==> trial 23: inputs <==
// mult32x32_fast
module mult32x32_fast (
    input logic clk,             
    input logic reset,           
    input logic start,           
    input logic [31:0] a,        
    input logic [31:0] b,        
    output logic busy,           
    output logic [63:0] product  
);
Settings: LEC_CHECK=0, CAP_MARGIN=20, CORE_MARGIN=2, CORE_UTILIZATION=61, CTS_CLUSTER_SIZE=60, HOLD_SLACK_MARGIN=0.26, PLACE_DENSITY_LB_ADDON=0.02, SETUP_SLACK_MARGIN=2.18, SLEW_MARGIN=20, TNS_END_PERCENT=5; clock period 7.42 ns.
run.sh (not shown) runs the stock make flow with config.mk's settings and CLKGATE_MAP_FILE=.
==> build 12: changes against trial 23 <==
==> flow/config.mk (replaced) <==
export PLATFORM = sky130hd
export DESIGN_NAME = mult32x32_fast
export DESIGN_NICKNAME = mult32x32_fast
export VERILOG_FILES = /design/flow/design.v
export SDC_FILE = /design/flow/constraint.sdc
export NUM_CORES = 4
export LEC_CHECK = 0
export CAP_MARGIN = 20
export CORE_MARGIN = 2
export CORE_UTILIZATION = 40
export SLEW_MARGIN = 20
==> flow/constraint.sdc (replaced) <==
create_clock -name core_clock -period 9.5 [get_ports {clk}]
set_input_delay 1.9000 -clock core_clock [delete_from_list [all_inputs] [get_ports {clk}]]
set_output_delay 1.9000 -clock core_clock [all_outputs]
set_load 0.01 [all_outputs]
==> results <==
Trial 23 never finished: it broke off in 5_1_grt, error GRT-0116. Build 12 completed with no timing, DRC or antenna violations.
Area after synthesis is the same in build 12 and trial 23.
Synthesized cell count is the same in build 12 and trial 23.
Of build 12 and trial 23, build 12 has the higher die area (gap about 50%, measured against trial 23).

* * *

==> v22 <==
==> flow/design.v <==
module mult32x32_fast_arith (
    input logic clk,              
    input logic reset,            
    input logic [31:0] a,         
    input logic [31:0] b,         
    input logic [1:0] a_sel,      
    input logic b_sel,            
    input logic [2:0] shift_sel,  
    input logic upd_prod,         
    input logic clr_prod,         
    output logic a_msb_is_0,      
    output logic b_msw_is_0,      
    output logic [63:0] product   
);
    logic [7:0] a_out;
    logic [15:0] b_out;
    logic [24:0] multi_out;
    logic [63:0] shift_out;
    logic [63:0] adder_out;
    logic [63:0] ff_out;
    assign a_msb_is_0 = ~|a[31:24];  
    assign b_msw_is_0 = ~|b[31:16];  
    always_comb begin
        case (a_sel)
            2'd0: a_out = a[7:0];
            2'd1: a_out = a[15:8];
            2'd2: a_out = a[23:16];
            2'd3: a_out = a[31:24];
            default: a_out = 8'd0;
        endcase
    end
    always_comb begin
        case (b_sel)
            1'b0: b_out = b[15:0];
            1'b1: b_out = b[31:16];
            default: b_out = 16'd0;
        endcase
    end
    always_comb begin
        multi_out = b_out * a_out;
    end
    always_comb begin
        case (shift_sel)
            3'd0: shift_out = multi_out << 0;
            3'd1: shift_out = multi_out << 8;
            3'd2: shift_out = multi_out << 16;
            3'd3: shift_out = multi_out << 24;
            3'd4: shift_out = multi_out << 32;
            3'd5: shift_out = multi_out << 40;
            default: shift_out = 64'd0;
        endcase
    end
    always_comb begin
        adder_out = shift_out + ff_out;
    end
    always_ff @(posedge clk or posedge reset) begin
        if (reset) begin
            ff_out <= '0;
        end else begin
            if (clr_prod) begin
                ff_out <= '0;
            end else if (upd_prod) begin
                ff_out <= adder_out;
            end 
        end 
    end
   assign product = ff_out;
endmodule
module mult32x32_fast_fsm (
    input logic clk,               
    input logic reset,             
    input logic start,             
    input logic a_msb_is_0,        
    input logic b_msw_is_0,        
    output logic busy,             
    output logic [1:0] a_sel,      
    output logic b_sel,            
    output logic [2:0] shift_sel,  
    output logic upd_prod,         
    output logic clr_prod          
);
    typedef enum {
        idle_st,
        a0_b0_st,
        a1_b0_st,
        a2_b0_st,
        a3_b0_st,
        a0_b1_st,
        a1_b1_st,
        a2_b1_st,
        a3_b1_st
      } sm_type;
    sm_type current_state;
    sm_type next_state;
    always_ff @(posedge clk, posedge reset) begin
        if (reset == 1'b1) begin
            current_state <= idle_st;
        end
        else begin
            current_state <= next_state;
        end
    end
    always_comb begin
        next_state = current_state;
        busy = 1'b1;
        a_sel = 2'b00;
        b_sel = 1'b0;
        shift_sel = 3'b000;  
        upd_prod = 1'b1;
        clr_prod = 1'b0;
        case (current_state)
            idle_st: begin
                busy = 1'b0;
                if (start == 1'b1) begin
                    next_state = a0_b0_st;
                    upd_prod = 1'b0;
                    clr_prod = 1'b1;
                end
                else begin
                    upd_prod = 1'b0;
                    clr_prod = 1'b0;
                end
            end
            a0_b0_st: begin
                next_state = a1_b0_st;
                shift_sel = 3'b000;  
            end
            a1_b0_st: begin
                next_state = a2_b0_st;
                a_sel = 2'b01;
                shift_sel = 3'b001;  
            end
            a2_b0_st: begin
                a_sel = 2'b10;
                shift_sel = 3'b010;  
                if (a_msb_is_0 == 1'b1) begin
                    if (b_msw_is_0 == 1'b1) begin
                        next_state = idle_st;
                    end
                    else begin
                        next_state = a0_b1_st;
                    end
                end
                else begin
                    next_state = a3_b0_st;
                end
            end
            a3_b0_st: begin
                a_sel = 2'b11;
                shift_sel = 3'b011;  
                if (b_msw_is_0 == 1'b1) begin
                    next_state = idle_st;
                end
                else begin
                    next_state = a0_b1_st;
                end
            end
            a0_b1_st: begin
                next_state = a1_b1_st;
                a_sel = 2'b00;
                b_sel = 1'b1;
                shift_sel = 3'b010;  
            end
            a1_b1_st: begin
                next_state = a2_b1_st;
                a_sel = 2'b01;
                b_sel = 1'b1;
                shift_sel = 3'b011;  
            end
            a2_b1_st: begin
                a_sel = 2'b10;
                b_sel = 1'b1;
                shift_sel = 3'b100;  
                if (a_msb_is_0 == 1'b1) begin
                    next_state = idle_st;
                end
                else begin
                    next_state = a3_b1_st;
                end
            end
            a3_b1_st: begin
                a_sel = 2'b11;
                b_sel = 1'b1;
                shift_sel = 3'b101;  
                busy = 1'b1;
                if (start == 0) begin
                    next_state = idle_st;
                end
                else begin
                    next_state = a0_b0_st;
                    upd_prod = 1'b0;
                    clr_prod = 1'b1;
                end
            end
        endcase
    end
endmodule
module mult32x32_fast (
    input logic clk,             
    input logic reset,           
    input logic start,           
    input logic [31:0] a,        
    input logic [31:0] b,        
    output logic busy,           
    output logic [63:0] product  
);
    logic [1:0] a_sel;
    logic b_sel;
    logic [2:0] shift_sel;
    logic upd_prod;
    logic clr_prod;
    logic a_msb_is_0;
    logic b_msw_is_0;
    mult32x32_fast_fsm f_fsm_m(
        .clk(clk),
        .reset(reset),
        .start(start),
        .busy(busy),
        .a_sel(a_sel),
        .b_sel(b_sel),
        .shift_sel(shift_sel),
        .upd_prod(upd_prod),
        .clr_prod(clr_prod),
        .a_msb_is_0(a_msb_is_0),
        .b_msw_is_0(b_msw_is_0)
    );
    mult32x32_fast_arith f_arith_m(
        .clk(clk),
        .reset(reset),
        .a(a),
        .b(b),
        .a_sel(a_sel),
        .b_sel(b_sel),
        .shift_sel(shift_sel),
        .upd_prod(upd_prod),
        .clr_prod(clr_prod),
        .a_msb_is_0(a_msb_is_0),
        .b_msw_is_0(b_msw_is_0),
        .product(product)
    );
endmodule
==> flow/run.sh <==
#!/bin/bash
# the make line also repeats each setting of config.mk as NAME=value (left out here)
make -C /OpenROAD-flow-scripts/flow DESIGN_CONFIG=/design/flow/config.mk WORK_HOME=/design/flow/orfs CLKGATE_MAP_FILE= finish
==> flow/config.mk <==
export PLATFORM = sky130hd
export DESIGN_NAME = mult32x32_fast
export DESIGN_NICKNAME = mult32x32_fast
export VERILOG_FILES = /design/flow/design.v
export SDC_FILE = /design/flow/constraint.sdc
export NUM_CORES = 4
export LEC_CHECK = 0
export CAP_MARGIN = 15
export CELL_PAD_IN_SITES_DETAIL_PLACEMENT = 2
export CORE_ASPECT_RATIO = 1.02
export CORE_MARGIN = 2
export CORE_UTILIZATION = 40
export HOLD_SLACK_MARGIN = -0.05
export MIN_ROUTING_LAYER = met2
export PLACE_DENSITY_LB_ADDON = 0.23
export SLEW_MARGIN = 20
export TNS_END_PERCENT = 50
==> flow/constraint.sdc <==
create_clock -name core_clock -period 9.5 [get_ports {clk}]
set_input_delay 1.9000 -clock core_clock [delete_from_list [all_inputs] [get_ports {clk}]]
set_output_delay 1.9000 -clock core_clock [all_outputs]
set_load 0.01 [all_outputs]
==> v34 (differences from v22) <==
- CAP_MARGIN: 15 -> 20
- CELL_PAD_IN_SITES_DETAIL_PLACEMENT: 2 -> not set
- CORE_ASPECT_RATIO: 1.02 -> not set
- CORE_UTILIZATION: 40 -> 57
- HOLD_SLACK_MARGIN: -0.05 -> not set
- MIN_ROUTING_LAYER: met2 -> not set
- PLACE_DENSITY_LB_ADDON: 0.23 -> not set
- SETUP_SLACK_MARGIN: not set -> -0.82
- TNS_END_PERCENT: 50 -> not set
==> flow/constraint.sdc (replaced) <==
create_clock -name core_clock -period 8.26 [get_ports {clk}]
set_input_delay 1.6520 -clock core_clock [delete_from_list [all_inputs] [get_ports {clk}]]
set_output_delay 1.6520 -clock core_clock [all_outputs]
set_load 0.01 [all_outputs]
==> results <==
|  | v22 | v34 |
|---|---|---|
| Yosys stat cell total | 1,421 | 1,421 |
| Top cell type by instance count after synthesis | sky130_fd_sc_hd__nor2_1 | sky130_fd_sc_hd__nor2_1 |
| Floorplan core density | 40.7% | 58.3% |
| Die Area | 0.0299 sq mm | 0.0212 sq mm |
| Row count | 62 | 51 |
| Share of synthesized cell area in and-or and or-and compound cells | 24.0% | 24.0% |
| Placeable Area | 0.0281 sq mm | 0.0196 sq mm |
| Status | did not finish | complete, but fails checks |
| Failing step | 3_5_place_dp | - |
| Layout check failures | - | setup timing |
| Die X | 171 um | 146 um |
| Global placement routability congestion | 1.09 | 1.03 |
| Async S/R FF share, synth | 100% | 100% |
| Unique cell types | 80 | 80 |
| Yosys chip area | 0.0114 sq mm | 0.0114 sq mm |
| Height of the chip | 175 um | 146 um |

* * *

==> run G: inputs <==
RTL: the design.v shown in full above, as it stands there.
==> flow/config.mk <==
export PLATFORM = sky130hd
export DESIGN_NAME = mult32x32_fast
export DESIGN_NICKNAME = mult32x32_fast
export VERILOG_FILES = /design/flow/design.v
export SDC_FILE = /design/flow/constraint.sdc
export NUM_CORES = 4
export LEC_CHECK = 0
export CAP_MARGIN = 20
export CORE_MARGIN = 2
export CORE_UTILIZATION = 58
export SETUP_SLACK_MARGIN = 1.34
export SLEW_MARGIN = 20
export TNS_END_PERCENT = 5
==> flow/constraint.sdc <==
create_clock -name core_clock -period 5.15 [get_ports {clk}]
set_input_delay 1.0300 -clock core_clock [delete_from_list [all_inputs] [get_ports {clk}]]
set_output_delay 1.0300 -clock core_clock [all_outputs]
set_load 0.01 [all_outputs]
==> run B (differences from run G) <==
- SETUP_SLACK_MARGIN: 1.34 -> -0.49
- TNS_END_PERCENT: 5 -> default
==> flow/constraint.sdc (replaced) <==
create_clock -name core_clock -period 8.6 [get_ports {clk}]
set_input_delay 1.7200 -clock core_clock [delete_from_list [all_inputs] [get_ports {clk}]]
set_output_delay 1.7200 -clock core_clock [all_outputs]
set_load 0.01 [all_outputs]
==> notes <==
Die size is the same in run B and run G.
Synthesized area is the same in run B and run G.
In synthesized cell count, run G and run B do not differ.
Run G did not get past 5_1_grt on GRT-0232. Run B ran to the end with violations: setup timing.
==> figures <==
Asr flop ratio synth: run G 100.0%; run B 100.0%
Post_cts resized: run G 144; run B 138
Clock Tree Root: run G clkbuf_16; run B clkbuf_16
Warning count from the yosys run: run G 2; run B 2
Final Wtd Congestion: run G 0.9837; run B 1.029
Top cell area share: run G 15.78%; run B 15.78%
Number of setup buffers added after CTS: run G 32; run B 31
DP Cell Count: run G 2,161; run B 2,123
Cell area after placement: run G 16,230 um^2; run B 15,570 um^2
Core Rows: run G 51; run B 51
HPWL after detailed placement: run G 34,600 um; run B 31,620 um
H-tree Lvls: run G 3; run B 3
Worst setup timing slack at the placement stage: run G -4225 ps; run B -1408 ps
Synth Net Count: run G 1,680; run B 1,680
Status: run G aborted with a tool error; run B failed layout checks
Stage where the flow stopped: run G 5_1_grt; run B -
Reasons for failing layout checks: run G -; run B setup timing
Post-synthesis sequential element count: run G 73; run B 73
Synthesized instance count: run G 1,421; run B 1,421
CTS hold repair buffers: run G 0; run B 0
Total standard cell area after synthesis: run G 11,420 um^2; run B 11,420 um^2
Most common flop cell mapped by yosys: run G dfrtp_1; run B dfrtp_1
Number of enable-type register cells in the synthesized netlist: run G 0; run B 0
Die Area: run G 20,820 um^2; run B 20,820 um^2

* * *

==> run a <==
RTL: the design.v shown in full above, as it stands there.
==> flow/config.mk <==
export PLATFORM = sky130hd
export DESIGN_NAME = mult32x32_fast
export DESIGN_NICKNAME = mult32x32_fast
export VERILOG_FILES = /design/flow/design.v
export SDC_FILE = /design/flow/constraint.sdc
export NUM_CORES = 4
export LEC_CHECK = 0
export CAP_MARGIN = 20
export CORE_MARGIN = 2
export CORE_UTILIZATION = 58
export SETUP_SLACK_MARGIN = 1.24
export SLEW_MARGIN = 20
==> flow/constraint.sdc <==
create_clock -name core_clock -period 5.18 [get_ports {clk}]
set_input_delay 1.0360 -clock core_clock [delete_from_list [all_inputs] [get_ports {clk}]]
set_output_delay 1.0360 -clock core_clock [all_outputs]
set_load 0.01 [all_outputs]
==> run b (differences from run a) <==
- CORE_UTILIZATION: 58 -> 68
- CTS_CLUSTER_SIZE: unset -> 39
- SETUP_SLACK_MARGIN: 1.24 -> -0.8
==> flow/constraint.sdc (replaced) <==
create_clock -name core_clock -period 9.44 [get_ports {clk}]
set_input_delay 1.8880 -clock core_clock [delete_from_list [all_inputs] [get_ports {clk}]]
set_output_delay 1.8880 -clock core_clock [all_outputs]
set_load 0.01 [all_outputs]
==> results <==
| metric | run b | run a |
|---|---|---|
| Primary flip-flop cell chosen by synthesis mapping | sky130_fd_sc_hd__dfrtp_1 | sky130_fd_sc_hd__dfrtp_1 |
| CTS-repair resized insts | 0 | 259 |
| Post-detailed-placement half-perimeter wirelength | 30900 um | 34900 um |
| Average footprint of a synthesized cell | 8.03 um2 | 8.03 um2 |
| Die Width | 134 um | 144 um |
| Fraction of synthesis flops using an asynchronous set or reset pin | 100% | 100% |
| Number of levels the H-tree was split into | 3 | 3 |
| Rows | 47 | 51 |
| Initial core utilization | 69.1% | 58.8% |
| Total placed cells including tap cells | 1980 | 2152 |
| Worst setup timing slack at the placement stage | -0.808 ns | -3.98 ns |
| Routability congestion estimate | 1.00 | 1.00 |
| Area of placed instances | 14800 um2 | 16500 um2 |
| Outcome | finished with violations | stopped before the end |
| Last stage reached | - | global routing |
| Violated checks | negative setup slack | - |
| Die Footprint | 17800 um2 | 20800 um2 |
| Clock root buffer | sky130_fd_sc_hd__clkbuf_16 | sky130_fd_sc_hd__clkbuf_16 |
| Cell count after synthesis | 1421 | 1421 |
| Die H | 134 um | 144 um |
| Area of the core | 16500 um2 | 19400 um2 |
| Setup fix buffers added after clock tree synthesis | 0 | 85 |

* * *

==> inputs of job 1187 <==
Starts from the design.v that is shown in full above.
clock: 8.2 ns
lec_check: 0
abc_area: 1
cap_margin: 35
cell_pad_in_sites_global_placement: 1
core_aspect_ratio: 1.05
core_margin: 3
core_utilization: 29
cts_cluster_size: 92
gpl_routability_driven: 0
gpl_timing_driven: 0
max_routing_layer: met4
setup_slack_margin: 1.34
slew_margin: 20
==> job 2007: changes against job 1187 <==
==> flow/config.mk (replaced) <==
export PLATFORM = sky130hd
export DESIGN_NAME = mult32x32_fast
export DESIGN_NICKNAME = mult32x32_fast
export VERILOG_FILES = /design/flow/design.v
export SDC_FILE = /design/flow/constraint.sdc
export NUM_CORES = 4
export LEC_CHECK = 0
export CAP_MARGIN = 40
export CORE_MARGIN = 10
export CORE_UTILIZATION = 21
export HOLD_SLACK_MARGIN = 0.22
export SETUP_SLACK_MARGIN = -0.94
export SLEW_MARGIN = 20
==> flow/constraint.sdc (replaced) <==
create_clock -name core_clock -period 9.5 [get_ports {clk}]
set_input_delay 1.9000 -clock core_clock [delete_from_list [all_inputs] [get_ports {clk}]]
set_output_delay 1.9000 -clock core_clock [all_outputs]
set_load 0.01 [all_outputs]
==> job 8970: changes against job 1187 <==
==> flow/config.mk (replaced) <==
export PLATFORM = sky130hd
export DESIGN_NAME = mult32x32_fast
export DESIGN_NICKNAME = mult32x32_fast
export VERILOG_FILES = /design/flow/design.v
export SDC_FILE = /design/flow/constraint.sdc
export NUM_CORES = 4
export LEC_CHECK = 0
export ABC_AREA = 1
export CAP_MARGIN = 20
export CORE_MARGIN = 2
export CORE_UTILIZATION = 72
export CTS_CLUSTER_DIAMETER = 371
export CTS_CLUSTER_SIZE = 98
export PLACE_DENSITY = 0.86
export SLEW_MARGIN = 20
export TNS_END_PERCENT = 10
==> flow/constraint.sdc (replaced) <==
create_clock -name core_clock -period 8.22 [get_ports {clk}]
set_input_delay 1.6440 -clock core_clock [delete_from_list [all_inputs] [get_ports {clk}]]
set_output_delay 1.6440 -clock core_clock [all_outputs]
set_load 0.01 [all_outputs]
==> results.cfg <==
; physical design summary
[outcome]
status = timing/DRC/antenna clean

[routing]
first_pass_iters = 5
wl_per_cell_microns = 19.7
antennaDiodeCount = 0
wl_met1_mm = 24.4

[cells_and_area]
fin_util = 0.501
seq-cell-share = 0.0835
buffer_area_frac = 0.163

[timing]
relSlewSlack = 0.407

[yosys]
logic_family = simple AND/OR/NAND/NOR gates
area_leaders = nand2_1 (17%), dfrtp_1 (14%), fa_1 (13%)

[worst_hold_path]
min_to = f_fsm_m.current_state[3]$_DFF_PP0_
min_from = f_fsm_m.current_state[5]$_DFF_PP0_

[worst_setup_path]
required_ns = 8.52
crit_end = f_arith_m.ff_out[60]$_DFFE_PP0P_

[place]
dp_slack_ns = -1.18

[clock_tree]
clk_pin_slew_ns = 0.07

[die]
die_x_microns = 212

[grt]
track_usage = 0.249
the above is filed under job 1187

==> results.cfg <==
; physical design summary
[outcome]
status = aborted with a tool error
lastStage = global routing (5_1_grt)
tool.error = [ERROR GRT-0116] Global routing finished with congestion. Check the congestion regions in the DRC Viewer.

[grt]
track_usage = 0.703
grtUsageMet3 = 0.498

[clock_tree]
post-cts-setup-buffers = 6
ctsHoldBuffers = 0
cts_buffers = 9

[yosys]
area_leaders = nand2_1 (17%), dfrtp_1 (14%), fa_1 (13%)
logic_family = simple AND/OR/NAND/NOR gates
synth_warnings = 2
synth_area_leader_cell = nand2_1
yosys.area_share.aoi = 0.154
common_cells = nand2_1 (580), inv_1 (338), nor2_1 (311)
ys_sh_mux = 0.00463

[die]
die_x_microns = 138
core_area_sq_um = 17800

[place]
globalplace.congestion = 1.20
dp_slack_ns = -0.710
the above is filed under job 8970

==> results.cfg <==
; physical design summary
[cells_and_area]
buffer_area_frac = 0.236
seq-cell-share = 0.113

[place]
dp_slack_ns = -0.847

[timing]
finalWorstSetupSlack_ns = -0.423
relSlewSlack = 0.410
setup_viol = 25

[routing]
wl_met1_mm = 20.1
wl_per_cell_microns = 16.8

[clock_tree]
clk_pin_slew_ns = 0.07

[worst_setup_path]
required_ns = 9.74

[yosys]
area_leaders = dfrtp_1 (16%), fa_1 (15%), ha_1 (12%)
logic_family = adder cells

[grt]
track_usage = 0.132

[worst_hold_path]
min_to = f_fsm_m.current_state[3]$_DFF_PP0_

[outcome]
violations = negative setup slack
status = finished with violations
the above is filed under job 2007

